[config.mk]
export PLATFORM = sky130hd
export DESIGN_NAME = rgb2dvi
export DESIGN_NICKNAME = rgb2dvi
export VERILOG_FILES = /design/flow/design.v
export SDC_FILE = /design/flow/constraint.sdc
export NUM_CORES = 4
export LEC_CHECK = 0
export ABC_AREA = 1
export CAP_MARGIN = 0
export CELL_PAD_IN_SITES_GLOBAL_PLACEMENT = 0
export CORE_ASPECT_RATIO = 1.25
export CORE_MARGIN = 2
export CORE_UTILIZATION = 72
export CTS_CLUSTER_DIAMETER = 287
export GPL_ROUTABILITY_DRIVEN = 1
export PLACE_DENSITY = 0.65
export SETUP_SLACK_MARGIN = 0.01
export SLEW_MARGIN = 35
[constraint.sdc]
create_clock -name core_clock -period 3.29 [get_ports {PixelClk}]
set_input_delay 0.6580 -clock core_clock [delete_from_list [all_inputs] [get_ports {PixelClk}]]
set_output_delay 0.6580 -clock core_clock [all_outputs]
set_load 0.01 [all_outputs]
[design.v]
module TMDS_Encoder (
    input  wire       PixelClk,
    output reg  [9:0] pDataOutRaw,    
    input  wire [7:0] pDataOut,       
    input  wire       pC0,
    input  wire       pC1,
    input  wire       pVde
);
localparam [9:0] kCtlTkn0 = 10'b1101010100;
localparam [9:0] kCtlTkn1 = 10'b0010101011;
localparam [9:0] kCtlTkn2 = 10'b0101010100;
localparam [9:0] kCtlTkn3 = 10'b1010101011;
function [3:0] sum_bits8;
    input [7:0] u;
    integer i;
    begin
        sum_bits8 = 4'd0;
        for (i = 0; i < 8; i = i + 1)
            sum_bits8 = sum_bits8 + {3'b000, u[i]};
    end
endfunction
reg  [7:0] pDataOut_1;
reg  [3:0] n1d_1;
reg        pC0_1, pC1_1, pVde_1;
reg  [8:0] q_m_2;
reg  [3:0] n1q_m_2, n0q_m_2;
reg        pC0_2, pC1_2, pVde_2;
reg  signed [4:0] cnt_t_3;
wire [8:0] q_m_xor_1, q_m_xnor_1, q_m_1;
wire [3:0] n1q_m_1;
always @(posedge PixelClk) begin
    pVde_1     <= pVde;
    n1d_1      <= sum_bits8(pDataOut);
    pDataOut_1 <= pDataOut;
    pC0_1      <= pC0;
    pC1_1      <= pC1;
end
assign q_m_xor_1[0]  = pDataOut_1[0];
assign q_m_xnor_1[0] = pDataOut_1[0];
genvar gi;
generate
    for (gi = 1; gi < 8; gi = gi + 1) begin : encode
        assign q_m_xor_1[gi]  = q_m_xor_1[gi-1] ^ pDataOut_1[gi];
        assign q_m_xnor_1[gi] = ~(q_m_xnor_1[gi-1] ^ pDataOut_1[gi]);
    end
endgenerate
assign q_m_xor_1[8]  = 1'b1;
assign q_m_xnor_1[8] = 1'b0;
assign q_m_1 = (n1d_1 > 4'd4 || (n1d_1 == 4'd4 && pDataOut_1[0] == 1'b0)) ?
               q_m_xnor_1 : q_m_xor_1;
assign n1q_m_1 = sum_bits8(q_m_1[7:0]);
always @(posedge PixelClk) begin
    n1q_m_2 <= n1q_m_1;
    n0q_m_2 <= 4'd8 - n1q_m_1;
    q_m_2   <= q_m_1;
    pC0_2   <= pC0_1;
    pC1_2   <= pC1_1;
    pVde_2  <= pVde_1;
end
wire cond_balanced_2     = (cnt_t_3 == 5'sd0) || (n1q_m_2 == 4'd4);
wire cond_not_balanced_2 = (cnt_t_3 > 5'sd0 && n1q_m_2 > 4'd4) ||
                           (cnt_t_3 < 5'sd0 && n1q_m_2 < 4'd4);
wire [9:0] control_token_2 = (!pC1_2 && !pC0_2) ? kCtlTkn0 :
                             (!pC1_2 &&  pC0_2) ? kCtlTkn1 :
                             ( pC1_2 && !pC0_2) ? kCtlTkn2 :
                                                  kCtlTkn3;
wire [9:0] q_out_2 =
    !pVde_2                            ? control_token_2 :
    (cond_balanced_2 && !q_m_2[8])     ? {~q_m_2[8], q_m_2[8], ~q_m_2[7:0]} :
    (cond_balanced_2 &&  q_m_2[8])     ? {~q_m_2[8], q_m_2[8],  q_m_2[7:0]} :
    cond_not_balanced_2                ? {1'b1,      q_m_2[8], ~q_m_2[7:0]} :
                                         {1'b0,      q_m_2[8],  q_m_2[7:0]};
wire signed [4:0] dc_bias_2 = $signed({1'b0, n0q_m_2}) - $signed({1'b0, n1q_m_2});
wire signed [4:0] cnt_t_2 =
    !pVde_2                        ? 5'sd0 :
    (cond_balanced_2 && !q_m_2[8]) ? cnt_t_3 + dc_bias_2 :
    (cond_balanced_2 &&  q_m_2[8]) ? cnt_t_3 - dc_bias_2 :
    cond_not_balanced_2            ? cnt_t_3 + $signed({3'b000,  q_m_2[8], 1'b0}) + dc_bias_2 :
                                     cnt_t_3 - $signed({3'b000, ~q_m_2[8], 1'b0}) - dc_bias_2;
always @(posedge PixelClk) begin
    cnt_t_3     <= cnt_t_2;
    pDataOutRaw <= q_out_2;    
end
endmodule
module rgb2dvi (
    input  wire        PixelClk,
    input  wire [23:0] vid_pData,
    input  wire        vid_pVDE,
    input  wire        vid_pHSync,
    input  wire        vid_pVSync,
    output wire [9:0]  pDataOutRaw0,    
    output wire [9:0]  pDataOutRaw1,    
    output wire [9:0]  pDataOutRaw2     
);
TMDS_Encoder DataEncoder0 (
    .PixelClk(PixelClk), .pDataOutRaw(pDataOutRaw0),
    .pDataOut(vid_pData[15:8]), .pC0(vid_pHSync), .pC1(vid_pVSync), .pVde(vid_pVDE));
TMDS_Encoder DataEncoder1 (
    .PixelClk(PixelClk), .pDataOutRaw(pDataOutRaw1),
    .pDataOut(vid_pData[7:0]), .pC0(1'b0), .pC1(1'b0), .pVde(vid_pVDE));
TMDS_Encoder DataEncoder2 (
    .PixelClk(PixelClk), .pDataOutRaw(pDataOutRaw2),
    .pDataOut(vid_pData[23:16]), .pC0(1'b0), .pC1(1'b0), .pVde(vid_pVDE));
endmodule
[run.sh]
#!/bin/bash
# the make line also repeats each setting of config.mk as NAME=value (left out here)
make -C /OpenROAD-flow-scripts/flow DESIGN_CONFIG=/design/flow/config.mk WORK_HOME=/design/flow/orfs CLKGATE_MAP_FILE= finish
==> Changelog: implementation, run 1 <==
## Flow update

- Synth warnings: 1
- DRT iter0 DRCs: 911
- Crit end category: flop
- Total track usage: 37.4%
- Synth Area in Simple Gates: 19.0%
- Clock latency (worst-skew pair): 430 ps
- Number of global-route vias before repair: 7221
- Pre-placement core utilization: 73.3%
- Die area: 0.0116 mm^2
- Vias per inst: 6.28
- Final worst slack: -693 ps
- Synth Seq Share: 34.9%
- Depth of the worst hold-timing path: 0
- Most common cell in the netlist: inv_1
- Hold Path Class: reg2reg
- DRC: 0
- Final min period: 3980 ps
- CTS H-tree lvls: 4
- Cts bufs inserted: 17
- Clock root buffer: clkbuf_16
- CP arrival: 4340 ps
- Adder Share, Synth: 23.4%
- Clock transition at path regs: 60 ps
- Yosys cell count: 909
- # port buffers: 57
- Count of antenna diodes in the layout: 0
- Die H: 120 um
- Crit-path leading delay family: adder cells
- Logic area: 0.00459 mm^2
- Worst Max-Slew Pin Slew: about 660 ps
- Fillers: 427
- Max_slew headroom: 55.9%
- CP max stage delay: 580 ps
- Vias: 7273
- DR WL/cell: 22.1 um
- Setup TNS: -6610 ps
- Yosys chip area: 0.00775 mm^2
- Initial antenna violation count: 0
- Critical path startpoint: DataEncoder1.pDataOut_1[0]
- Post-synth top area cell: dfxtp_1
- Endpoint, Worst Hold: DataEncoder0.pC0_2
- Compound-Gate Fraction of Synth Area: 8.06%
- GRT Residual Overflow: 0
- Post-synth EDFFs: 0
- WL final: about 26000 um
- Max Slew Vio Count: 0
- Routability congestion estimate from global placement: 0.912
- Final hold vios: 0
- Ys flops: 135
- Cts hold-fix bufs: 0
- CTS tree: done
- Number of warnings the tools reported: approximately 60
- Status: complete, but fails checks
- Post-Synthesis Cells: 909
- Detailed placer's ending HPWL: approximately 13000 um
- Synth unique cells: 33
- CP Cell Sequence: inv_4, nand2_4, nand3_1, nand3_4, nand2_2, nand2_2, nand2_2, fa_1, inv_2, fa_1, fa_2, fa_2, inv_2, nor3_2, xor2_1
- Final hold slack: 338 ps
- Synth top area cells: dfxtp_1 (35%), ha_1 (14%), fa_1 (9.3%)
- Maximum clock rate: 251 MHz
- Post-synth top cells: inv_1 (173), dfxtp_1 (135), nand2_1 (129), ha_1 (87), nand3_1 (66)
- First-pass GRT wire length: 34800 um
- Fin nets: about 1.2k
- Worst path depth: 15
- Crit-path slowest cell: fa_2
- TritonRoute pass-1 iters: 8
- Reasons for failing layout checks: negative setup slack
- Crit Reg-Reg Endpoint: DataEncoder1.n0q_m_2[3]
- Setup crit end: DataEncoder1.n0q_m_2[3]
- Pin count of the biggest net entering global routing: 36
- Clk sinks: 135
- Critical Path Fanout Max: 5
- Max_cap viols: 0
- Mapped Area: 0.00775 mm^2
- Avg Inst Size Synth: 8.52 um^2
- # IOs: 58
- Startpoint types: flop
- Fraction of registers with async set/reset: 0%
- Worst path most repeated cell: nand2_2
- Floorplan Nets: 1060
- Reg-to-Reg Start: DataEncoder1.pDataOut_1[0]
- Core Rows: 42
- XOR/XNOR Fraction of Synth Area: approximately 5.2%
- Top logic family: adder cells
- Core box area: roughly 0.011 mm^2
- Routed Antenna Nets: 0
- Top-area cell share: 34.9%
- Unrepaired setup endpoints after global routing: true
- Top_reg_cell synth: dfxtp_1
- Place WS: -477 ps
- Fin Clk Skew: 9.36 ps
- Req. time, crit path: around 3700 ps
- Worst Reg-to-Reg Cells: 15
- Die width: 96.8 um
- Synth mux share: 0%
- Final setup violation count: 17
- Post-layout util: 90.2%
- CP Buf/Inv Count: 3
- Hold Crit Start: DataEncoder0.pC0_1
- R2R setup slack: -690 ps
- Final Cycle Share: 121%
- Critical path class: reg2reg
- FF+latch area: 0.00271 mm^2
- Area grow syn2layout: 23.0%
- Max Buffers Root-to-Sink: 2
stage by stage:
| step | area (um^2) | instances |
|---|---|---|
| floorplan | 7820 | 909 |
| global placement | 8740 | 1121 |
| detailed placement | 8740 | 1121 |
| CTS | 9350 | 1155 |
| global route | 9530 | 1159 |
| finish | 9530 | 1159 |
routing by layer:
metal / vias up / share of wire (%) / track usage (%)
met2: 597 / 49 / 67.8
met5: - / 0 / 0
li1: 3077 / - / -
met1: 3364 / 33 / 39.6
met4: 0 / 8.6 / 22.8
met3: 235 / 9.2 / 7.69
layout make-up:
class | count | share of cell area [%]
clock inverter | 5 | 0.289
tap | 132 | 1.73
timing repair buffer | 95 | 9.06
clock buffer | 24 | 4.85
inverter | 187 | 7.42
multi-input combinational | 581 | 48.2
sequential | 135 | 28.5
repair_timing:
item,CTS,global route
setup endpoints to repair,16,20
pin swaps,5,16
setup buffers,5,4
gates resized,18,36
==> inputs of run 2 (changes only) <==
Settings changed: CAP_MARGIN 0 to 20, CELL_PAD_IN_SITES_GLOBAL_PLACEMENT 0 to default, CORE_ASPECT_RATIO 1.25 to default, CORE_UTILIZATION 72 to 68, CTS_CLUSTER_DIAMETER 287 to default, CTS_CLUSTER_SIZE from default to 96, GPL_ROUTABILITY_DRIVEN 1 to default, PLACE_DENSITY 0.65 to default, SETUP_SLACK_MARGIN 0.01 to default, SLEW_MARGIN 35 to 20.
Clock period 3.29 ns to 2.88 ns, I/O delays scaled along.
==> run 2 against run 1 <==
  * Register-to-register slack lost 690 ps
  * The layout still fails its checks (negative setup slack)
  * Cell count grew 5.7%
  * Synthesized area is the same
  * Critical path type unchanged
  * Critical endpoint unchanged
==> Changelog: implementation, run 2 <==
## Flow update

- Status: complete, but fails checks
- Reasons for failing layout checks: negative setup slack
- Avg Inst Size Synth: 8.52 um^2 (unchanged)
- Area grow syn2layout: 34.8%
- Floorplan Nets: 1060 (unchanged)
- TritonRoute pass-1 iters: 12 (+4)
- Clock root buffer: clkbuf_16
- DRT iter0 DRCs: 1726 (+89%)
- Crit-path leading delay family: adder cells
- Detailed placer's ending HPWL: 12700 um (+1.2%)
- Place WS: -754 ps (-277 ps)
- Top-area cell share: 34.9% (unchanged)
- Die area: 0.0123 mm^2 (+5.6%)
- Yosys chip area: 0.00775 mm^2 (unchanged)
- Fillers: 274 (-36%)
- Post-synth top area cell: dfxtp_1
- Top logic family: adder cells
- CTS H-tree lvls: 4 (unchanged)
- Pre-placement core utilization: 70.5% (-2.8 points)
- Yosys cell count: 909 (unchanged)
- Vias per inst: 6.96 (+11%)
- Critical path class: reg2reg
- Req. time, crit path: 3250 ps (-400 ps)
- Mapped Area: 0.00775 mm^2 (unchanged)
- WL final: 34300 um (+34%)
- Top_reg_cell synth: dfxtp_1
- Final Cycle Share: 148% (+27 points)
- Final setup violation count: 26 (+9)
- Die width: 111 um (+14%)
- Max Buffers Root-to-Sink: 2 (unchanged)
- Routed Antenna Nets: 0 (unchanged)
- Depth of the worst hold-timing path: 1 (+1)
- Setup crit end: DataEncoder1.n0q_m_2[3]
- Ys flops: 135 (unchanged)
- Hold Path Class: in2reg
- Max_slew headroom: 49.0% (-6.9 points)
- Clock transition at path regs: 70 ps (about the same)
- CP arrival: 4630 ps (+290 ps)
- Core box area: 0.0110 mm^2 (+4.0%)
- Unrepaired setup endpoints after global routing: true
- Clk sinks: 135 (unchanged)
- CTS tree: done
- Compound-Gate Fraction of Synth Area: 8.06% (unchanged)
- Worst path depth: 13 (-2)
- Max Slew Vio Count: 0 (unchanged)
- Synth Area in Simple Gates: 19.0% (unchanged)
- R2R setup slack: -1380 ps (-690 ps)
- Most common cell in the netlist: inv_1
- Synth Seq Share: 34.9% (unchanged)
- Adder Share, Synth: 23.4% (unchanged)
- Pin count of the biggest net entering global routing: 35 (-2.8%)
- Post-Synthesis Cells: 909 (unchanged)
- Fin nets: 1221 (+4.5%)
- Post-synth EDFFs: 0 (unchanged)
- Total track usage: 40.2% (+2.8 points)
- Final hold vios: 0 (unchanged)
- Clock latency (worst-skew pair): 450 ps (+20 ps)
- Fraction of registers with async set/reset: 0% (unchanged)
- Fin Clk Skew: 13.3 ps (+3.98 ps)
- # IOs: 58 (unchanged)
- Cell Area, Placed: 0.00902 mm^2 (+3.2%)
- Critical path startpoint: DataEncoder1.pDataOut_1[1]
- Endpoint, Worst Hold: DataEncoder1.pDataOut_1[1]
- Final Cell Area: 0.0104 mm^2 (+9.6%)
- Placed insts: 1164 (+3.8%)
- Number of warnings the tools reported: 61 (+1.7%)
- DR WL/cell: 28.0 um (+27%)
- XOR/XNOR Fraction of Synth Area: 5.20% (unchanged)
- Post-synth top cells: inv_1 (173), dfxtp_1 (135), nand2_1 (129), ha_1 (87), nand3_1 (66)
- Synth top area cells: dfxtp_1 (35%), ha_1 (14%), fa_1 (9.3%)
- Synth unique cells: 33 (unchanged)
- Cts bufs inserted: 17 (unchanged)
- GRT Residual Overflow: 0 (unchanged)
- Max_cap viols: 0 (unchanged)
- CP max stage delay: 770 ps (+190 ps)
- Core Rows: 38 (-9.5%)
- Crit Reg-Reg Endpoint: DataEncoder1.n0q_m_2[3]
- Worst Reg-to-Reg Cells: 13 (-2)
- Critical Path Fanout Max: 3 (-2)
- DRC: 0 (unchanged)
- Crit end category: flop
- Cts hold-fix bufs: 0 (unchanged)
- CP Buf/Inv Count: 2 (-1)
- Worst Max-Slew Pin Slew: 765 ps (+104 ps)
- Die H: 111 um (-7.7%)
- Final min period: 4260 ps (+277 ps)
- Final worst slack: -1380 ps (-687 ps)
- Crit-path slowest cell: fa_1
- Number of global-route vias before repair: 7723 (+7.0%)
- Vias: 8525 (+17%)
- Synth mux share: 0% (unchanged)
- Hold Crit Start: vid_pData[1]
- Reg-to-Reg Start: DataEncoder1.pDataOut_1[1]
- # port buffers: 57 (unchanged)
- Maximum clock rate: 235 MHz (-6.5%)
- Initial antenna violation count: 2 (+2)
- Synth warnings: 1 (unchanged)
- Final cell count without fillers: 1225 (+5.7%)
- CP Cell Sequence: nand2_2, nand3_1, nand3_2, nand3_2, nand2_4, fa_1, inv_2, fa_1, fa_2, fa_2, inv_2, nor3_2, xor2_1
- First-pass GRT wire length: 38800 um (+11%)
- Routability congestion estimate from global placement: 0.940 (+3.1%)
- Startpoint types: flop
==> run 2: cell type report <==
| class | instances | area [um^2] | share of cell area [%] |
|---|---|---|---|
| Antenna cell | 2 | 5.00 | 0.0479 |
| Clock buffer | 18 | 439 | 4.21 |
| Clock inverter | 14 | 199 | 1.90 |
| Inverter | 187 | 709 | 6.79 |
| Multi-Input combinational cell | 581 | 4920 | 47.1 |
| Sequential cell | 135 | 2720 | 26.1 |
| Tap cell | 140 | 175 | 1.68 |
| Timing Repair Buffer | 148 | 1270 | 12.1 |
==> run 2: per-stage QoR <==
stage	setup TNS [ps]	hold WS (ps)	util (%)
after floorplan	-7220	310	-
after global placement	-9780	319	82.1
after CTS	-9690	335	90.4
final	-18900	321	95.1
after detailed placement	-12350	320	82.1
after global routing	-22560	313	95.0
==> run 2: layer usage <==
metal	wire length, um	global-route usage, %	share of wire [%]	vias to the layer above
met5	0	0	0	-
met2	14700	70.9	43	1076
li1	-	-	-	3187
met3	4490	9.73	13	458
met4	4390	24.5	13	0
met1	10700	43.4	31	3804
==> run 2: what timing repair did <==
item,CTS,global route
endpoints found under the setup margin,28,31
resized,53,85
pin swaps,17,36
buffers inserted,13,16
==> inputs of run 3 (changes only) <==
Settings changed: ABC_AREA 1 to default, CAP_MARGIN 20 to 40, CORE_UTILIZATION 68 to 72, CTS_CLUSTER_DIAMETER from default to 268, CTS_CLUSTER_SIZE 96 to default, SETUP_SLACK_MARGIN from default to 0.58.
Clock period 2.88 ns to 3.89 ns, I/O delays scaled along.
==> run 3 against run 2 <==
  * The layout still fails its checks (negative setup slack)
  * Clock skew barely moved
  * Synthesized area is 5.1% lower
  * Core utilization down 0.39 points
  * Critical path depth stayed put
  * Synthesized cell count fell by 21%
  * Count of clock-buffer cells in the layout increased by 6
==> Changelog: implementation, run 3 <==
## Flow update

- Status: complete, but fails checks
- Reasons for failing layout checks: negative setup slack
- Adder Share, Synth: 24.6% (+1.3 points)
- Critical path class: reg2reg
- Synth top area cells: dfxtp_1 (37%), ha_1 (15%), fa_1 (9.8%)
- Synth Area in Simple Gates: 8.63% (-10 points)
- Vias: 6356 (-25%)
- Worst Reg-to-Reg Cells: 13 (unchanged)
- Fraction of registers with async set/reset: 0% (unchanged)
- Synth mux share: 0.988% (+0.99 points)
- Total track usage: 38.1% (-2.1 points)
- Worst path depth: 13 (unchanged)
- # IOs: 58 (unchanged)
- Max_slew headroom: 48.0% (-1.0 points)
- Most common cell in the netlist: dfxtp_1
- Final Cycle Share: 101% (-47 points)
- Cell Area, Placed: 0.00818 mm^2 (-9.3%)
- Vias per inst: 6.59 (-5.3%)
- Post-synth EDFFs: 0 (unchanged)
- CTS H-tree lvls: 4 (unchanged)
- Top-area cell share: 36.8% (+1.9 points)
- CP Buf/Inv Count: 2 (unchanged)
- Ys flops: 135 (unchanged)
- Die width: 105 um (-5.2%)
- Crit-path slowest cell: fa_2
- Final cell count without fillers: 964 (-21%)
- DRT iter0 DRCs: 745 (-57%)
- Pin count of the biggest net entering global routing: 32 (-8.6%)
- Startpoint types: flop
- XOR/XNOR Fraction of Synth Area: 13.2% (+8.0 points)
- Endpoint, Worst Hold: DataEncoder2.pVde_2
- Hold Path Class: reg2reg
- Req. time, crit path: 4370 ps (+1120 ps)
- WL final: 25900 um (-24%)
- Post-synth top area cell: dfxtp_1
- Clock transition at path regs: 70 ps (about the same)
- Fin Clk Skew: 13.2 ps (-0.157 ps)
- Die area: 0.0110 mm^2 (-10%)
- Depth of the worst hold-timing path: 0 (-1)
- Pre-placement core utilization: 74.8% (+4.3 points)
- Crit-path leading delay family: adder cells
- Floorplan Nets: 873 (-18%)
- Final hold slack: 347 ps (+26.4 ps)
- Yosys chip area: 0.00735 mm^2 (-5.1%)
- Synth Seq Share: 36.8% (+1.9 points)
- Core box area: 0.00982 mm^2 (-11%)
- Logic area: 0.00453 mm^2 (-7.9%)
- Compound-Gate Fraction of Synth Area: 8.94% (+0.88 points)
- R2R setup slack: -20 ps (+1360 ps)
- Setup crit end: DataEncoder0.n0q_m_2[3]
- # port buffers: 57 (unchanged)
- Clock latency (worst-skew pair): 570 ps (+120 ps)
- Routed Antenna Nets: 0 (unchanged)
- Final Cell Area: 0.00930 mm^2 (-11%)
- GRT Residual Overflow: 0 (unchanged)
- First-pass GRT wire length: 31900 um (-18%)
- CP Cell Sequence: nor2_4, nand2_2, a21oi_4, xnor2_2, ha_1, fa_1, inv_2, fa_1, fa_2, fa_2, inv_2, nor3_4, xor2_1
- Number of warnings the tools reported: 60 (-1.6%)
- Final min period: 3910 ps (-347 ps)
- DRC: 0 (unchanged)
- Crit Reg-Reg Endpoint: DataEncoder0.n0q_m_2[3]
- Yosys cell count: 722 (-21%)
- Top_reg_cell synth: dfxtp_1
- Placed insts: 908 (-22%)
- Synth unique cells: 59 (+79%)
- Critical path startpoint: DataEncoder0.n1d_1[1]
- Fillers: 242 (-12%)
- Crit end category: flop
- Clk sinks: 135 (unchanged)
- Count of antenna diodes in the layout: 0 (-2)
- Fin nets: 970 (-21%)
- Max Slew Vio Count: 0 (unchanged)
- Cts hold-fix bufs: 0 (unchanged)
- Setup TNS: -40.3 ps (+18860 ps)
- CP max stage delay: 600 ps (-170 ps)
- Synth warnings: 1 (unchanged)
- Critical Path Fanout Max: 2 (-1)
- Initial antenna violation count: 0 (-2)
- Post-Synthesis Cells: 722 (-21%)
- Die H: 105 um (-5.2%)
- Detailed placer's ending HPWL: 11200 um (-12%)
- Cts bufs inserted: 17 (unchanged)
- CP arrival: 4400 ps (-230 ps)
- Clock root buffer: clkbuf_8
- FF+latch area: 0.00272 mm^2 (-0.23%)
- Area grow syn2layout: 26.5%
- CTS tree: done
- Top logic family: adder cells
- Hold Crit Start: DataEncoder2.pVde_1
- Unrepaired setup endpoints after global routing: true
- Final hold vios: 0 (unchanged)
- Worst Max-Slew Pin Slew: 775 ps (+9.99 ps)
- Number of global-route vias before repair: 6128 (-21%)
- Final setup violation count: 2 (-92%)
- Max Buffers Root-to-Sink: 2 (unchanged)
- DR WL/cell: 26.9 um (-3.8%)
- Routability congestion estimate from global placement: 0.939 (about the same)
- TritonRoute pass-1 iters: 9 (-3)
- Avg Inst Size Synth: 10.2 um^2 (+19%)
- Post-synth top cells: dfxtp_1 (135), inv_1 (123), ha_1 (87), xnor2_1 (47), xor2_1 (41)
- Final worst slack: -23.3 ps (+1360 ps)
- Maximum clock rate: 256 MHz (+8.9%)
- Reg-to-Reg Start: DataEncoder0.n1d_1[1]
- Mapped Area: 0.00735 mm^2 (-5.1%)
- Core Rows: 36 (-5.3%)
- Max_cap viols: 0 (unchanged)
==> run 3: layer usage <==
layer  vias up  part of all wire, %  routed length (um)  GRT usage (%)
met5         -                    0                   0              0
met4         0                   10                2680           21.6
met3       273                   11                2780           10.9
met2       626                   47               12200           68.4
met1      2944                   32                8270           39.6
li1       2513                    -                   -              -
==> run 3: area by class of cell <==
class                           instances  share of cell area [%]
Timing Repair Buffer                   86                    8.89
Multi-Input combinational cell        455                    48.7
Tap cell                              133                    1.79
Clock buffer                           24                    5.06
Clock inverter                          7                    1.28
Inverter                              124                    5.01
Sequential cell                       135                    29.2
==> run 3: metrics by stage <==
step	utilization (%)	worst slack, ps
after floorplan	-	410
after global placement	82.9	363
after detailed placement	83.3	165
after CTS	91.3	191
after global routing	94.7	-155
final	94.7	-23.3
==> run 3: what timing repair did <==
action | CTS | global route
setup endpoints to repair | 14 | 21
resized | 22 | 45
buffers inserted | 11 | 14
pin swaps | 27 | 36
==> inputs of run 4 (changes only) <==
Settings changed: ABC_AREA from default to 1, CAP_MARGIN 40 to 20, CELL_PAD_IN_SITES_GLOBAL_PLACEMENT from default to 2, CORE_ASPECT_RATIO from default to 0.82, CORE_UTILIZATION 72 to 40, CTS_CLUSTER_DIAMETER 268 to 235, CTS_CLUSTER_SIZE from default to 17, GPL_ROUTABILITY_DRIVEN from default to 0, HOLD_SLACK_MARGIN from default to -0.04, MAX_ROUTING_LAYER from default to met4, MIN_ROUTING_LAYER from default to met2, SETUP_SLACK_MARGIN 0.58 to 0.86, SLEW_MARGIN 20 to 35.
Clock period 3.89 ns to 4.77 ns, I/O delays scaled along.
==> run 4 against run 3 <==
  * Global-route usage decreased by 12 points
  * Count of clock-buffer cells in the layout decreased by 5
  * Critical path depth increased by 1
  * Non-clock buffer count decreased by 27
  * Now clean on timing, DRC and antenna
  * Cell area about the same
  * Core utilization decreased by 46 points
  * Highest routed layer unchanged
  * Fmax increased by 6.0%
  * Via count increased by 27%
  * Sequential share of layout area about the same
  * Worst setup slack improved by 1100 ps
==> Changelog: implementation, run 4 <==
## Flow update

- Status: finished clean
- Placed insts: 1225 (+35%)
- Initial antenna violation count: 0 (unchanged)
- Startpoint types: flop
- Req. time, crit path: 5110 ps (+740 ps)
- Most common cell in the netlist: inv_1
- Post-Synthesis Cells: 909 (+26%)
- Critical path startpoint: DataEncoder0.pDataOut_1[0]
- Top logic family: adder cells
- Die H: 130 um (+24%)
- Clk sinks: 135 (unchanged)
- Fin nets: 1132 (+17%)
- Number of warnings the tools reported: 59 (-1.7%)
- Worst Max-Slew Pin Slew: 699 ps (-75.9 ps)
- CP Buf/Inv Count: 4 (+2)
- Ys flops: 135 (unchanged)
- Core box area: 0.0192 mm^2 (+95%)
- Cts bufs inserted: 17 (unchanged)
- DRC: 0 (unchanged)
- Core Rows: 46 (+28%)
- Synth top area cells: dfxtp_1 (35%), ha_1 (14%), fa_1 (9.3%)
- Fraction of registers with async set/reset: 0% (unchanged)
- GRT met1 Usage: 0% (-40 points)
- Crit end category: flop
- CP Cell Sequence: inv_2, o31ai_1, inv_1, nor2_4, xor2_2, ha_1, fa_1, inv_1, fa_1, fa_2, fa_1, inv_1, nor3_2, xor2_1
- Final hold vios: 0 (unchanged)
- Worst Reg-to-Reg Cells: 14 (+1)
- Clock latency (worst-skew pair): 420 ps (-150 ps)
- Met3 usage: 38.0% (+27 points)
- Reg-to-Reg Start: DataEncoder0.pDataOut_1[0]
- Critical path class: reg2reg
- Max_cap viols: 0 (unchanged)
- Endpoint, Worst Hold: DataEncoder2.pVde_2
- Synth Area in Simple Gates: 19.0% (+10 points)
- Synth mux share: 0% (-0.99 points)
- CP arrival: 4030 ps (-370 ps)
- Routed Antenna Nets: 0 (unchanged)
- Max_slew headroom: 53.4% (+5.4 points)
- Compound-Gate Fraction of Synth Area: 8.06% (-0.88 points)
- Vias per inst: 6.41 (-2.8%)
- Pin count of the biggest net entering global routing: 36 (+13%)
- Max Buffers Root-to-Sink: 2 (unchanged)
- Top-area cell share: 34.9% (-1.9 points)
- Post-synth top cells: inv_1 (173), dfxtp_1 (135), nand2_1 (129), ha_1 (87), nand3_1 (66)
- DR WL/cell: 12.8 um (-53%)
- Die area: 0.0205 mm^2 (+86%)
- DRT iter0 DRCs: 795 (+6.7%)
- Detailed placer's ending HPWL: 12400 um (+11%)
- Total track usage: 26.3% (-12 points)
- CP max stage delay: 530 ps (-70 ps)
- Crit Reg-Reg Endpoint: DataEncoder0.n0q_m_2[3]
- Crit-path leading delay family: adder cells
- Setup TNS: 0 ps (+40.3 ps)
- CTS H-tree lvls: 4 (unchanged)
- Critical Path Fanout Max: 5 (+3)
- WL final: 16100 um (-38%)
- Clock transition at path regs: 60 ps (about the same)
- TritonRoute pass-1 iters: 47 (+38)
- Cts hold-fix bufs: 0 (unchanged)
- Clock root buffer: clkbuf_16
- Post-synth EDFFs: 0 (unchanged)
- Yosys chip area: 0.00775 mm^2 (+5.4%)
- Floorplan Nets: 1060 (+21%)
- Unrepaired setup endpoints after global routing: true
- Crit-path slowest cell: fa_1
- Area grow syn2layout: 20.0%
- CTS tree: done
- Final min period: 3690 ps (-221 ps)
- Depth of the worst hold-timing path: 0 (unchanged)
- GR peak layer: met3
- Synth warnings: 1 (unchanged)
- Top_reg_cell synth: dfxtp_1
- Hold Path Class: reg2reg
- Post-synth top area cell: dfxtp_1
- Synth Seq Share: 34.9% (-1.9 points)
- Number of global-route vias before repair: 8765 (+43%)
- GR Layer Usage met2: 27.6% (-41 points)
- GRT Residual Overflow: 0 (unchanged)
- R2R setup slack: 1080 ps (+1100 ps)
- Final cell count without fillers: 1257 (+30%)
- Final Cycle Share: 77.4% (-23 points)
- Avg Inst Size Synth: 8.52 um^2 (-16%)
- # IOs: 58 (unchanged)
- Setup crit end: DataEncoder0.n0q_m_2[3]
- Adder Share, Synth: 23.4% (-1.3 points)
- XOR/XNOR Fraction of Synth Area: 5.20% (-8.0 points)
- Pre-placement core utilization: 40.4% (-34 points)
- Mapped Area: 0.00775 mm^2 (+5.4%)
- Yosys cell count: 909 (+26%)
- Die width: 158 um (+50%)
- Final setup violation count: 0 (-2)
- First-pass GRT wire length: 26700 um (-16%)
- Worst path depth: 14 (+1)
- Maximum clock rate: 271 MHz (+6.0%)
- Fin Clk Skew: 9.85 ps (-3.34 ps)
- # port buffers: 57 (unchanged)
- Synth unique cells: 33 (-44%)
- Count of antenna diodes in the layout: 0 (unchanged)
- Vias: 8057 (+27%)
- Hold Crit Start: DataEncoder2.pVde_1
- Max Slew Vio Count: 0 (unchanged)
-- run 4: area by class of cell --
type,instances,area [um^2]
fill,1852,9870
multi-input combinational,581,4360
sequential,135,2710
inverter,187,704
timing repair buffer,59,586
clock buffer,19,453
tap,264,330
clock inverter,12,143
-- run 4: per-stage QoR --
step | instance area [um^2] | hold slack (ps) | utilization (%) | worst slack [ps]
2_1_floorplan | 7750 | 310 | - | 977
3_3_place_gp | 8620 | 312 | 45.0 | 840
3_5_place_dp | 8620 | 312 | 45.0 | 687
4_1_cts | 9250 | 326 | 48.3 | 856
5_1_grt | 9290 | 332 | 48.5 | 839
6_report | 9290 | 325 | 48.5 | 1080
-- run 4: what timing repair did --
action	in CTS	in global routing
gates resized	5	11
endpoints found under the setup margin	4	8
setup buffers	1	0
pin swaps	1	7
-- run 4: routing by layer --
metal | wire (um) | vias up
li1 | - | 2977
met1 | 0 | 3065
met2 | 8590 | 1940
met3 | 6890 | 75
met4 | 592 | 0
met5 | 0 | -
==> inputs of run 5 (changes only) <==
Settings changed: ABC_AREA 1 to default, CELL_PAD_IN_SITES_GLOBAL_PLACEMENT 2 to default, CORE_ASPECT_RATIO 0.82 to default, CORE_UTILIZATION 40 to 57, CTS_CLUSTER_DIAMETER 235 to default, CTS_CLUSTER_SIZE 17 to default, GPL_ROUTABILITY_DRIVEN 0 to default, HOLD_SLACK_MARGIN -0.04 to default, MAX_ROUTING_LAYER met4 to default, MIN_ROUTING_LAYER met2 to default, SETUP_SLACK_MARGIN 0.86 to 0.58, SLEW_MARGIN 35 to 20.
Clock period 4.77 ns to 2.11 ns, I/O delays scaled along.
==> run 5 against run 4 <==
  * Now fails the layout checks on negative setup slack
  * Critical path depth shrank 1
  * Routed wire length up 53%
  * Clock skew is 3.0 ps lower
  * Synthesized area shrank 5.1%
  * Non-clock buffer count up 162
  * First-iteration DRC count decreased by 38%
  * Worst hold slack got worse by 240 ps
  * Cell area rose by 24%
  * Core utilization rose by 43 points
  * Fmax decreased by 2.3%
==> Changelog: implementation, run 5 <==
## Flow update

- Vias: 6228 (-23%)
- Endpoint, Worst Hold: DataEncoder1.pDataOut_1[0]
- Core box area: 0.0126 mm^2 (-34%)
- Number of global-route vias before repair: 6580 (-25%)
- Yosys cell count: 722 (-21%)
- Die width: 118 um (-25%)
- Synth top area cells: dfxtp_1 (37%), ha_1 (15%), fa_1 (9.8%)
- Synth unique cells: 59 (+79%)
- Crit-path leading delay family: adder cells
- Detailed placer's ending HPWL: 12400 um (+0.25%)
- Clock transition at path regs: 60 ps (about the same)
- DRC: 0 (unchanged)
- Status: complete, but fails checks
- Initial antenna violation count: 0 (unchanged)
- GRT Residual Overflow: 0 (unchanged)
- Die H: 118 um (-9.6%)
- Floorplan Nets: 873 (-18%)
- Post-synth EDFFs: 0 (unchanged)
- Ys flops: 135 (unchanged)
- DRT iter0 DRCs: 496 (-38%)
- # port buffers: 57 (unchanged)
- Final hold vios: 0 (unchanged)
- Unrepaired setup endpoints after global routing: true
- Vias per inst: 5.47 (-15%)
- Synth warnings: 1 (unchanged)
- CP max stage delay: 570 ps (+40 ps)
- Top-area cell share: 36.8% (+1.9 points)
- Fraction of registers with async set/reset: 0% (unchanged)
- Area grow syn2layout: 57.2%
- CTS H-tree lvls: 4 (unchanged)
- Final Cycle Share: 179% (+100 points)
- Critical path startpoint: DataEncoder0.n1d_1[0]
- Max Slew Vio Count: 0 (unchanged)
- Final worst slack: -1670 ps (-2750 ps)
- # IOs: 58 (unchanged)
- Reg-to-Reg Start: DataEncoder0.n1d_1[0]
- Fillers: 478 (-74%)
- Compound-Gate Fraction of Synth Area: 8.94% (+0.88 points)
- Pre-placement core utilization: 58.2% (+18 points)
- Adder Share, Synth: 24.6% (+1.3 points)
- Post-Synthesis Cells: 722 (-21%)
- CP arrival: 4130 ps (+100 ps)
- CP Buf/Inv Count: 2 (-2)
- Cts bufs inserted: 17 (unchanged)
- Routability congestion estimate from global placement: 0.872
- R2R setup slack: -1670 ps (-2750 ps)
- Core Rows: 41 (-11%)
- Fin nets: 1105 (-2.4%)
- Avg Inst Size Synth: 10.2 um^2 (+19%)
- Top_reg_cell synth: dfxtp_1
- TritonRoute pass-1 iters: 5 (-89%)
- Setup crit end: DataEncoder0.n0q_m_2[3]
- Mapped Area: 0.00735 mm^2 (-5.1%)
- Maximum clock rate: 265 MHz (-2.3%)
- Crit-path slowest cell: fa_1
- Post-synth top cells: dfxtp_1 (135), inv_1 (123), ha_1 (87), xnor2_1 (47), xor2_1 (41)
- Hold Path Class: in2reg
- Worst Max-Slew Pin Slew: 757 ps (+58.4 ps)
- Critical path class: reg2reg
- Final setup violation count: 43 (+43)
- Cts hold-fix bufs: 0 (unchanged)
- Worst path depth: 13 (-1)
- Hold Crit Start: vid_pData[0]
- Most common cell in the netlist: dfxtp_1
- Req. time, crit path: 2460 ps (-2650 ps)
- Crit Reg-Reg Endpoint: DataEncoder0.n0q_m_2[3]
- CTS tree: done
- Max Buffers Root-to-Sink: 2 (unchanged)
- First-pass GRT wire length: 31300 um (+17%)
- Post-layout util: 91.5% (+43 points)
- Crit end category: flop
- Top logic family: adder cells
- Critical Path Fanout Max: 2 (-3)
- Worst Reg-to-Reg Cells: 13 (-1)
- Reasons for failing layout checks: negative setup slack
- Synth Seq Share: 36.8% (+1.9 points)
- Clock latency (worst-skew pair): 440 ps (+20 ps)
- Synth Area in Simple Gates: 8.63% (-10 points)
- XOR/XNOR Fraction of Synth Area: 13.2% (+8.0 points)
- Post-synth top area cell: dfxtp_1
- CP Cell Sequence: nor2_1, nand2_1, a21oi_2, xnor2_1, ha_1, fa_1, inv_2, fa_2, fa_2, fa_1, inv_2, nor3_4, xor2_1
- DR WL/cell: 21.6 um (+69%)
- Clk sinks: 135 (unchanged)
- Final min period: 3780 ps (+87.9 ps)
- Max_cap viols: 0 (unchanged)
- Yosys chip area: 0.00735 mm^2 (-5.1%)
- Cell Area, Placed: 0.00958 mm^2 (+11%)
- Clock root buffer: clkbuf_16
- Number of warnings the tools reported: 60 (+1.7%)
- Count of antenna diodes in the layout: 0 (unchanged)
- Max_slew headroom: 49.5% (-3.9 points)
- Die area: 0.0138 mm^2 (-33%)
- WL final: 24500 um (+53%)
- Final cell count without fillers: 1139 (-9.4%)
- Final Cell Area: 0.0116 mm^2 (+24%)
- Routed Antenna Nets: 0 (unchanged)
- Startpoint types: flop
- Fin Clk Skew: 6.84 ps (-3.00 ps)
- Total track usage: 29.1% (+2.8 points)
- Pin count of the biggest net entering global routing: 32 (-11%)
- Placed insts: 1051 (-14%)
- Synth mux share: 0.988% (+0.99 points)
- Depth of the worst hold-timing path: 1 (+1)
==> run 5: per-layer routing <==
metal / global-route usage, % / routed length, um / vias up
li1: - / - / 2775
met1: 30.3 / 8620 / 3076
met2: 55.2 / 13200 / 263
met3: 6.44 / 1440 / 114
met4: 13.9 / 1270 / 0
met5: 0 / 0 / -
==> run 5: area by class of cell <==
| type | count | area [um^2] | area share, % |
|---|---|---|---|
| Timing Repair Buffer | 221 | 2030 | 17.6 |
| Clock inverter | 12 | 95.1 | 0.823 |
| Inverter | 124 | 487 | 4.21 |
| Tap cell | 172 | 215 | 1.86 |
| Clock buffer | 20 | 457 | 3.95 |
| Sequential cell | 135 | 2750 | 23.8 |
| Multi-Input combinational cell | 455 | 5520 | 47.8 |
==> run 5: metrics by stage <==
stage	hold WS [ps]	TNS, ps	setup WS (ps)
2_1_floorplan	310	-27030	-1370
3_3_place_gp	318	-34660	-1360
3_5_place_dp	313	-37720	-1540
4_1_cts	97.7	-28510	-1530
5_1_grt	79.9	-34690	-1740
6_report	84.2	-31750	-1670
==> run 5: repair_timing <==
item | in CTS | in global routing
setup buffers | 36 | 18
gates cloned | 2 | 0
pin swaps | 90 | 72
endpoints found under the hold margin | 0 | 0
setup endpoints to repair | 115 | 86
resized | 182 | 90
==> inputs of run 6 (changes only) <==
Settings changed: ABC_AREA from default to 1, CORE_UTILIZATION 57 to 72, CTS_CLUSTER_DIAMETER from default to 382, CTS_CLUSTER_SIZE from default to 100, SETUP_SLACK_MARGIN 0.58 to default.
Clock period 2.11 ns to 4.05 ns, I/O delays scaled along.
==> run 6 against run 5 <==
  * Still fails the layout checks on negative setup slack
  * Register-to-register slack improved by 1300 ps
  * Cell area decreased by 20%
  * Via count is 19% higher
  * Count of clock-buffer cells in the layout did not move
  * Highest routed layer unchanged
  * Non-clock buffer count down 159
==> Changelog: implementation, run 6 <==
## Flow update

- Status: complete, but fails checks
- Reasons for failing layout checks: negative setup slack
- Worst Max-Slew Pin Slew: 939 ps (+182 ps)
- CP arrival: 4820 ps (+690 ps)
- Pin count of the biggest net entering global routing: 36 (+13%)
- DRT iter0 DRCs: 938 (+89%)
- Req. time, crit path: 4470 ps (+2010 ps)
- TritonRoute pass-1 iters: 6 (+1)
- Final setup violation count: 5 (-88%)
- Fillers: 446 (-6.7%)
- Endpoint, Worst Hold: DataEncoder2.pVde_2
- Adder Share, Synth: 23.4% (-1.3 points)
- Routability congestion estimate from global placement: 0.914 (+4.8%)
- Final Cycle Share: 109% (-71 points)
- Core Rows: 37 (-9.8%)
- Unrepaired setup endpoints after global routing: true
- Fin nets: 1135 (+2.7%)
- Worst path most repeated cell: nand2_1
- Clk sinks: 135 (unchanged)
- Fin Clk Skew: 15.0 ps (+8.16 ps)
- Synth top area cells: dfxtp_1 (35%), ha_1 (14%), fa_1 (9.3%)
- Synth Area in Simple Gates: 19.0% (+10 points)
- Final worst slack: -349 ps (+1320 ps)
- Avg Inst Size Synth: 8.52 um^2 (-16%)
- Vias per inst: 6.52 (+19%)
- Pre-placement core utilization: 74.7% (+16 points)
- WL final: 26700 um (+8.7%)
- Ys flops: 135 (unchanged)
- Die width: 108 um (-8.4%)
- Max Slew Vio Count: 0 (unchanged)
- Number of global-route vias before repair: 7396 (+12%)
- Final cell count without fillers: 1133 (-0.53%)
- Count of antenna diodes in the layout: 0 (unchanged)
- R2R setup slack: -350 ps (+1320 ps)
- Yosys chip area: 0.00775 mm^2 (+5.4%)
- Worst path depth: 18 (+5)
- Hold Path Class: reg2reg
- Max Buffers Root-to-Sink: 2 (unchanged)
- CP max stage delay: 750 ps (+180 ps)
- DR WL/cell: 23.6 um (+9.3%)
- Cts bufs inserted: 17 (unchanged)
- Floorplan Nets: 1060 (+21%)
- Top logic family: adder cells
- # IOs: 58 (unchanged)
- CP Cell Sequence: inv_2, nand2_1, nand2_2, nand2_4, nand2_4, nand2_4, nand3_2, nand3_1, nand3_1, nand2_1, nand2_1, nand2_1, fa_2, fa_2, fa_2, xnor2_1, nor3_4, xor2_1
- CTS tree: done
- Hold Crit Start: DataEncoder2.pVde_1
- Critical Path Fanout Max: 5 (+3)
- Post-synth EDFFs: 0 (unchanged)
- Reg-to-Reg Start: DataEncoder0.pDataOut_1[0]
- Post-layout util: 89.0% (-2.5 points)
- Crit-path slowest cell: xnor2_1
- GRT Residual Overflow: 0 (unchanged)
- Max_cap viols: 0 (unchanged)
- Detailed placer's ending HPWL: 13400 um (+7.9%)
- Fraction of registers with async set/reset: 0% (unchanged)
- Crit Reg-Reg Endpoint: DataEncoder0.n0q_m_2[3]
- Die area: 0.0116 mm^2 (-16%)
- Initial antenna violation count: 0 (unchanged)
- Number of warnings the tools reported: 60 (unchanged)
- Most common cell in the netlist: inv_1
- Die H: 108 um (-8.4%)
- Cts hold-fix bufs: 0 (unchanged)
- # port buffers: 57 (unchanged)
- Area grow syn2layout: 19.1%
- Crit end category: flop
- Synth unique cells: 33 (-44%)
- Placed insts: 1098 (+4.5%)
- Worst Reg-to-Reg Cells: 18 (+5)
- Top-area cell share: 34.9% (-1.9 points)
- First-pass GRT wire length: 37200 um (+19%)
- Synth Seq Share: 34.9% (-1.9 points)
- Compound-Gate Fraction of Synth Area: 8.06% (-0.88 points)
- Final hold vios: 0 (unchanged)
- Vias: 7383 (+19%)
- DRC: 0 (unchanged)
- Setup TNS: -1160 ps (+30600 ps)
- Critical path startpoint: DataEncoder0.pDataOut_1[0]
- Synth mux share: 0% (-0.99 points)
- Final hold slack: 342 ps (+258 ps)
- Clock root buffer: clkbuf_8
- Post-synth top area cell: dfxtp_1
- Setup crit end: DataEncoder0.n0q_m_2[3]
- Max_slew headroom: 36.9% (-13 points)
- Maximum clock rate: 227 MHz (-14%)
- Final min period: 4400 ps (+619 ps)
- Total track usage: 42.1% (+13 points)
- Post-synth top cells: inv_1 (173), dfxtp_1 (135), nand2_1 (129), ha_1 (87), nand3_1 (66)
- Clock latency (worst-skew pair): 550 ps (+110 ps)
- Top_reg_cell synth: dfxtp_1
- Post-Synthesis Cells: 909 (+26%)
- Depth of the worst hold-timing path: 0 (-1)
- Synth warnings: 1 (unchanged)
- CP Buf/Inv Count: 1 (-1)
- Crit-path leading delay family: simple AND/OR/NAND/NOR gates
- Core box area: 0.0104 mm^2 (-18%)
- Mapped Area: 0.00775 mm^2 (+5.4%)
- Critical path class: reg2reg
- XOR/XNOR Fraction of Synth Area: 5.20% (-8.0 points)
- Clock transition at path regs: 60 ps (about the same)
- Startpoint types: flop
- Yosys cell count: 909 (+26%)
- CTS H-tree lvls: 4 (unchanged)
- Routed Antenna Nets: 0 (unchanged)
[run 6: metrics by stage]
| stage | setup slack, ps | cell area [um^2] |
|---|---|---|
| 2_1_floorplan | 257 | 7750 |
| 3_3_place_gp | 258 | 8470 |
| 3_5_place_dp | -61.5 | 8470 |
| 4_1_cts | -9.25 | 9110 |
| 5_1_grt | -444 | 9230 |
| 6_report | -349 | 9230 |
[run 6: timing repair]
item	in CTS	in global routing
gates resized	10	19
setup endpoints to repair	6	7
pin swaps	5	11
buffers inserted	0	3
[run 6: final cells by class]
cell class	instances	area [um^2]	share of cell area [%]
well taps	136	170	1.84
multi-input cells	581	4440	48.1
flip-flops and latches	135	2710	29.4
inverters	187	704	7.63
repair buffers	62	608	6.59
clock buffers	20	445	4.83
clock inverters	12	151	1.64
[run 6: metal layers]
layer / routed length, um / up-vias / part of all wire, % / track usage [%]
met4: 2500 / 0 / 9.4 / 27.2
met2: 12300 / 693 / 46 / 72.6
met3: 2920 / 271 / 11 / 10.9
met5: 0 / - / 0 / 0
met1: 8930 / 3413 / 33 / 45.7
li1: - / 3006 / - / -
==> inputs of run 7 (changes only) <==
Settings changed: ABC_AREA 1 to default, CELL_PAD_IN_SITES_GLOBAL_PLACEMENT from default to 0, CORE_ASPECT_RATIO from default to 1.25, CORE_UTILIZATION 72 to 65, CTS_CLUSTER_DIAMETER 382 to 287, CTS_CLUSTER_SIZE 100 to default, GPL_ROUTABILITY_DRIVEN from default to 1, SETUP_SLACK_MARGIN from default to 0.01, SLEW_MARGIN 20 to 35.
Clock period 4.05 ns to 3.42 ns, I/O delays scaled along.
==> run 7 against run 6 <==
  * Still fails the layout checks on negative setup slack
  * Synthesized area fell by 5.1%
  * Cell area down 2.5%
  * Via count decreased by 31%
  * Critical endpoint is now DataEncoder0.n0q_m_2[2]
  * Largest cell class unchanged
==> Changelog: implementation, run 7 <==
## Flow update

- Status: complete, but fails checks
- Reasons for failing layout checks: negative setup slack
- Crit-path slowest cell: fa_1
- Floorplan Nets: 873 (-18%)
- Post-Synthesis Cells: 722 (-21%)
- Compound-Gate Fraction of Synth Area: 8.94% (+0.88 points)
- Max_slew headroom: 42.0% (+5.1 points)
- Cts bufs inserted: 17 (unchanged)
- Final hold vios: 0 (unchanged)
- Core box area: 0.0111 mm^2 (+6.9%)
- Yosys chip area: 0.00735 mm^2 (-5.1%)
- CP Buf/Inv Count: 2 (+1)
- Hold Crit Start: DataEncoder0.pC0_1
- Pin count of the biggest net entering global routing: 32 (-11%)
- Die width: 99.1 um (-8.0%)
- Depth of the worst hold-timing path: 0 (unchanged)
- Most common cell in the netlist: dfxtp_1
- Synth mux share: 0.988% (+0.99 points)
- Adder Share, Synth: 24.6% (+1.3 points)
- Top_reg_cell synth: dfxtp_1
- Maximum clock rate: 278 MHz (+22%)
- Endpoint, Worst Hold: DataEncoder0.pC0_2
- Top logic family: adder cells
- Crit end category: flop
- Number of global-route vias before repair: 5445 (-26%)
- Post-synth top area cell: dfxtp_1
- CTS H-tree lvls: 4 (unchanged)
- CP max stage delay: 560 ps (-190 ps)
- DR WL/cell: 15.3 um (-35%)
- Cell Area, Placed: 0.00827 mm^2 (-2.4%)
- Clk sinks: 135 (unchanged)
- Worst Max-Slew Pin Slew: 864 ps (-74.8 ps)
- CTS tree: done
- Total track usage: 25.6% (-17 points)
- Critical Path Fanout Max: 2 (-3)
- Die area: 0.0122 mm^2 (+4.9%)
- Vias: 5067 (-31%)
- Worst path most repeated cell: fa_1
- Max_cap viols: 0 (unchanged)
- TritonRoute pass-1 iters: 6 (unchanged)
- Fin Clk Skew: 10.6 ps (-4.40 ps)
- Final setup violation count: 7 (+2)
- Post-layout util: 81.2% (-7.8 points)
- Fraction of registers with async set/reset: 0% (unchanged)
- Final min period: 3590 ps (-808 ps)
- Final Cycle Share: 105% (-3.6 points)
- Post-synth top cells: dfxtp_1 (135), inv_1 (123), ha_1 (87), xnor2_1 (47), xor2_1 (41)
- Reg-to-Reg Start: DataEncoder0.n1d_1[0]
- Vias per inst: 5.25 (-19%)
- Synth warnings: 1 (unchanged)
- Yosys cell count: 722 (-21%)
- # IOs: 58 (unchanged)
- CP Cell Sequence: nor2_2, nand2_1, a21oi_2, xnor2_2, ha_1, fa_1, inv_2, fa_1, fa_2, fa_1, buf_4, ha_4, xnor2_1
- Unrepaired setup endpoints after global routing: true
- Placed insts: 925 (-16%)
- Hold Path Class: reg2reg
- Fin nets: 968 (-15%)
- Synth Seq Share: 36.8% (+1.9 points)
- Synth top area cells: dfxtp_1 (37%), ha_1 (15%), fa_1 (9.8%)
- Count of antenna diodes in the layout: 0 (unchanged)
- Clock transition at path regs: 60 ps (about the same)
- Final worst slack: -171 ps (+178 ps)
- Pre-placement core utilization: 66.3% (-8.4 points)
- Area grow syn2layout: 22.5%
- Number of warnings the tools reported: 60 (unchanged)
- # port buffers: 57 (unchanged)
- Avg Inst Size Synth: 10.2 um^2 (+19%)
- Req. time, crit path: 3750 ps (-720 ps)
- Synth Area in Simple Gates: 8.63% (-10 points)
- DRC: 0 (unchanged)
- Top-area cell share: 36.8% (+1.9 points)
- Cts hold-fix bufs: 0 (unchanged)
- Post-synth EDFFs: 0 (unchanged)
- XOR/XNOR Fraction of Synth Area: 13.2% (+8.0 points)
- Crit Reg-Reg Endpoint: DataEncoder0.n0q_m_2[2]
- Critical path class: reg2reg
- Setup crit end: DataEncoder0.n0q_m_2[2]
- Mapped Area: 0.00735 mm^2 (-5.1%)
- First-pass GRT wire length: 24500 um (-34%)
- Die H: 123 um (+14%)
- Place WS: -156 ps (-94.4 ps)
- CP arrival: 3920 ps (-900 ps)
- Routed Antenna Nets: 0 (unchanged)
- Clock root buffer: clkbuf_16
- Final cell count without fillers: 965 (-15%)
- WL final: 14800 um (-45%)
- Final hold slack: 330 ps (-11.9 ps)
- Initial antenna violation count: 0 (unchanged)
- Synth unique cells: 59 (+79%)
- Max Slew Vio Count: 0 (unchanged)
- Ys flops: 135 (unchanged)
- Final Cell Area: 0.00900 mm^2 (-2.5%)
- Critical path startpoint: DataEncoder0.n1d_1[0]
- DRT iter0 DRCs: 211 (-78%)
- Routability congestion estimate from global placement: 0.861 (-5.8%)
- GRT Residual Overflow: 0 (unchanged)
- Core Rows: 43 (+16%)
- Worst Reg-to-Reg Cells: 13 (-5)
- Clock latency (worst-skew pair): 420 ps (-130 ps)
- Max Buffers Root-to-Sink: 2 (unchanged)
- Worst path depth: 13 (-5)
- Startpoint types: flop
- Detailed placer's ending HPWL: 10600 um (-21%)
- R2R setup slack: -170 ps (+180 ps)
- Crit-path leading delay family: adder cells
run 7: what timing repair did:
item	4_1_cts	5_1_grt
resized	6	14
hold endpoints to repair	0	0
endpoints found under the setup margin	9	11
pin swaps	14	7
buffers inserted	2	6
run 7: metal layers:
layer / track usage [%] / share of wire [%]
met2: 49.5 / 56
met3: 5.69 / 3.4
met1: 26.8 / 38
met4: 9.59 / 2.4
met5: 0 / 0
run 7: layout make-up:
| class | count | area (um^2) |
|---|---|---|
| clock inverters | 13 | 146 |
| repair buffers | 84 | 773 |
| multi-input cells | 455 | 4290 |
| fillers | 698 | 2080 |
| well taps | 135 | 169 |
| inverters | 124 | 465 |
| clock buffers | 19 | 443 |
| flip-flops and latches | 135 | 2710 |
run 7: through the flow:
step	TNS (ps)
final	-622
after global routing	-1600
after CTS	-426
after detailed placement	-421
after global placement	-68.9
after floorplan	-78.3
==> inputs of run 8 (changes only) <==
Settings changed: CELL_PAD_IN_SITES_GLOBAL_PLACEMENT 0 to default, CORE_ASPECT_RATIO 1.25 to default, CORE_UTILIZATION 65 to 72, CTS_CLUSTER_DIAMETER 287 to default, GPL_ROUTABILITY_DRIVEN 1 to default, PLACE_DENSITY_LB_ADDON from default to 0.25, SETUP_SLACK_MARGIN 0.01 to default, SLEW_MARGIN 35 to 20.
Clock period 3.42 ns to 3.01 ns, I/O delays scaled along.
==> run 8 against run 7 <==
  * The flow now stops in global routing
  * Die size decreased by 9.4%
  * Synthesized area unchanged
  * Synthesized cell count unchanged
==> Changelog: implementation, run 8 <==
### Metrics

- Yosys chip area: 0.00735 mm^2 (unchanged)
- Post-synth top cells: dfxtp_1 (135), inv_1 (123), ha_1 (87), xnor2_1 (47), xor2_1 (41)
- Clk sinks: 135 (unchanged)
- XOR/XNOR Fraction of Synth Area: 13.2% (unchanged)
- Ys flops: 135 (unchanged)
- Total track usage: 95.4%
- Stopping stage: global routing
- GRT Residual Overflow: around 930
- Yosys cell count: 722 (unchanged)
- Avg Inst Size Synth: 10.2 um^2 (unchanged)
- Pre-placement core utilization: 74.8% (+8.5 points)
- Clock root buffer: clkbuf_8
- Cts bufs inserted: 17 (unchanged)
- Top-area cell share: 36.8% (unchanged)
- Post-Synthesis Cells: 722 (unchanged)
- Synth unique cells: 59 (unchanged)
- Routability congestion estimate from global placement: 0.922 (+7.1%)
- CTS H-tree lvls: 4 (unchanged)
- Floorplan Nets: 873 (unchanged)
- Place WS: -622 ps (-466 ps)
- Cts hold-fix bufs: 0 (unchanged)
- Synth top area cells: dfxtp_1 (37%), ha_1 (15%), fa_1 (9.8%)
- Compound-Gate Fraction of Synth Area: 8.94% (unchanged)
- # port buffers: 57 (unchanged)
- Detailed placer's ending HPWL: 12200 um (+15%)
- Core box area: 0.00982 mm^2 (-11%)
- Placed insts: 943 (+1.9%)
- Synth Seq Share: 36.8% (unchanged)
- Most common cell in the netlist: dfxtp_1
- Status: aborted with a tool error
- Top logic family: adder cells
- Synth Area in Simple Gates: 8.63% (unchanged)
- Adder Share, Synth: 24.6% (unchanged)
- Die width: 105 um (+6.0%)
- Mapped Area: 0.00735 mm^2 (unchanged)
- Post-synth EDFFs: 0 (unchanged)
- Synth mux share: 0.988% (unchanged)
- Synth warnings: 1 (unchanged)
- Core Rows: 36 (-16%)
- # IOs: 58 (unchanged)
- Die area: 0.0110 mm^2 (-9.4%)
- Top_reg_cell synth: dfxtp_1
- Fraction of registers with async set/reset: 0% (unchanged)
- Max Buffers Root-to-Sink: 2 (unchanged)
- Err: [ERROR GRT-0232] Routing congestion too high. Check the congestion heatmap in the GUI.
- Post-synth top area cell: dfxtp_1
- Die H: 105 um (-15%)
==> run 8: metal layers <==
metal  GRT usage, %  overflow
met4            109       215
met1           86.9         4
met2            128       713
met3           67.2         2
met5           6.19         0
==> run 8: what timing repair did <==
| item | 4_1_cts |
|---|---|
| setup endpoints to repair | 22 |
| gates resized | 22 |
| pin swaps | 12 |
| setup buffers | 9 |
==> run 8: stage by stage <==
step	setup TNS, ps	cell area (um^2)
CTS	-5900	9220
floorplan	-4070	7440
detailed placement	-7870	8440
global placement	-5430	8440
==> inputs of run 9 (changes only) <==
Settings changed: CORE_UTILIZATION 72 to 15, PLACE_DENSITY_LB_ADDON 0.25 to default.
Clock period 3.01 ns to 3.8 ns, I/O delays scaled along.
==> run 9 against run 8 <==
  * Now clean on timing, DRC and antenna
  * Synthesized cell count unchanged
  * Synthesized area unchanged
  * Die size rose to 4.6 times the previous value
==> Changelog: implementation, run 9 <==
## Flow update

- Post-synth EDFFs: 0 (unchanged)
- Initial antenna violation count: 0
- Post-Synthesis Cells: 722 (unchanged)
- Logic area: 0.00423 mm^2
- Clock transition at path regs: 60 ps
- Worst Max-Slew Pin Slew: 963 ps
- Synth mux share: 0.988% (unchanged)
- Synth Area in Simple Gates: 8.63% (unchanged)
- Hold Path Class: reg2reg
- CP arrival: 3960 ps
- Vias: around 4.8k
- # port buffers: 57 (unchanged)
- Maximum clock rate: 278 MHz
- Worst Reg-to-Reg Cells: 12
- DR WL/cell: 10.2 um
- Crit-path leading delay family: adder cells
- Crit-path slowest cell: fa_1
- Req. time, crit path: approximately 4200 ps
- Number of warnings the tools reported: 55
- FF+latch area: 0.00271 mm^2
- Routability congestion estimate from global placement: 0.804 (-13%)
- Die area: 0.0508 mm^2 (+360%)
- Most common cell in the netlist: dfxtp_1
- Depth of the worst hold-timing path: 0
- XOR/XNOR Fraction of Synth Area: 13.2% (unchanged)
- R2R setup slack: 200 ps
- Synth Seq Share: 36.8% (unchanged)
- Reg-to-Reg Start: DataEncoder0.pDataOut_1[0]
- CP Cell Sequence: xor2_2, xor2_2, xnor2_2, xnor2_1, fa_1, inv_1, fa_1, fa_2, fa_1, inv_1, nor3_2, xor2_1
- Top logic family: adder cells
- Final Cycle Share: 94.7%
- Detailed placer's ending HPWL: 11500 um (-5.7%)
- Number of global-route vias before repair: around 5.1k
- Core Rows: 81 (+130%)
- Max_cap viols: 0
- Die H: 225 um (+110%)
- Yosys cell count: 722 (unchanged)
- Placed insts: 1401 (+49%)
- Final hold vios: 0
- Adder Share, Synth: 24.6% (unchanged)
- Crit Reg-Reg Endpoint: DataEncoder0.n0q_m_2[3]
- Worst path depth: 12
- Fin nets: 951
- Setup crit end: DataEncoder0.n0q_m_2[3]
- Area grow syn2layout: 28.7%
- Vias per inst: 3.37
- GRT Residual Overflow: 0
- First-pass GRT wire length: 24600 um
- Clock latency (worst-skew pair): 430 ps
- Fraction of registers with async set/reset: 0% (unchanged)
- Die width: 225 um (+110%)
- Fillers: 5304
- Post-layout util: 19.4%
- Synth top area cells: dfxtp_1 (37%), ha_1 (15%), fa_1 (9.8%)
- Synth warnings: 1 (unchanged)
- Fin Clk Skew: 9.98 ps
- CTS tree: done
- Post-synth top area cell: dfxtp_1
- Startpoint types: flop
- Max Slew Vio Count: 0
- Critical path startpoint: DataEncoder0.pDataOut_1[0]
- Avg Inst Size Synth: 10.2 um^2 (unchanged)
- Pin count of the biggest net entering global routing: 33
- Core box area: 0.0486 mm^2 (+400%)
- Total track usage: 6.22%
- Max Buffers Root-to-Sink: 2 (unchanged)
- DRT iter0 DRCs: 157
- DRC: 0
- Yosys chip area: 0.00735 mm^2 (unchanged)
- Critical Path Fanout Max: 4
- Cts bufs inserted: 17 (unchanged)
- Final min period: 3600 ps
- CTS H-tree lvls: 4 (unchanged)
- Count of antenna diodes in the layout: 0
- Hold Crit Start: DataEncoder0.pC1_1
- Status: finished clean
- Critical path class: reg2reg
- CP max stage delay: 520 ps
- Post-synth top cells: dfxtp_1 (135), inv_1 (123), ha_1 (87), xnor2_1 (47), xor2_1 (41)
- Compound-Gate Fraction of Synth Area: 8.94% (unchanged)
- Top_reg_cell synth: dfxtp_1
- Setup TNS: 0 ps
- Worst path most repeated cell: fa_1
- Top-area cell share: 36.8% (unchanged)
- Endpoint, Worst Hold: DataEncoder0.pC1_2
- Clock root buffer: clkbuf_16
- Crit end category: flop
- # IOs: 58 (unchanged)
- Final hold slack: approximately 330 ps
- Clk sinks: 135 (unchanged)
- Mapped Area: 0.00735 mm^2 (unchanged)
- TritonRoute pass-1 iters: 4
- Final setup violation count: 0
- Pre-placement core utilization: 15.1% (-60 points)
- Ys flops: 135 (unchanged)
- Floorplan Nets: 873 (unchanged)
- CP Buf/Inv Count: 2
- Max_slew headroom: 35.7%
- Final cell count without fillers: between 1k and 1.5k
- WL final: between 10000 and 15000 um
- Routed Antenna Nets: 0
- Synth unique cells: 59 (unchanged)
## run 9: what timing repair did
| item | CTS | global route |
|---|---|---|
| hold buffers | 0 | 0 |
| pin swaps | 0 | 6 |
| gates resized | 2 | 16 |
| setup endpoints to repair | 2 | 7 |
| buffers inserted | 0 | 2 |
## run 9: final cells by class
type	count	share of cell area, %
well taps	622	8.23
inverters	124	4.92
clock buffers	17	4.50
repair buffers	67	6.83
clock inverters	15	2.12
flip-flops and latches	135	28.6
multi-input cells	455	44.8
## run 9: metrics by stage
stage                     setup slack (ps)  area [um^2]
after global placement                76.1         8730
final                                  200         9460
after floorplan                        101         7350
after detailed placement              11.8         8730
after CTS                             3.91         9360
after global routing                 -20.4         9460
## run 9: per-layer routing
metal	vias to the layer above	global-route usage [%]	routed length (um)
met1	2284	6.86	6400
met4	0	3.05	376
met5	-	0	0
met3	21	1.89	386
met2	54	10.8	7490
li1	2474	-	-
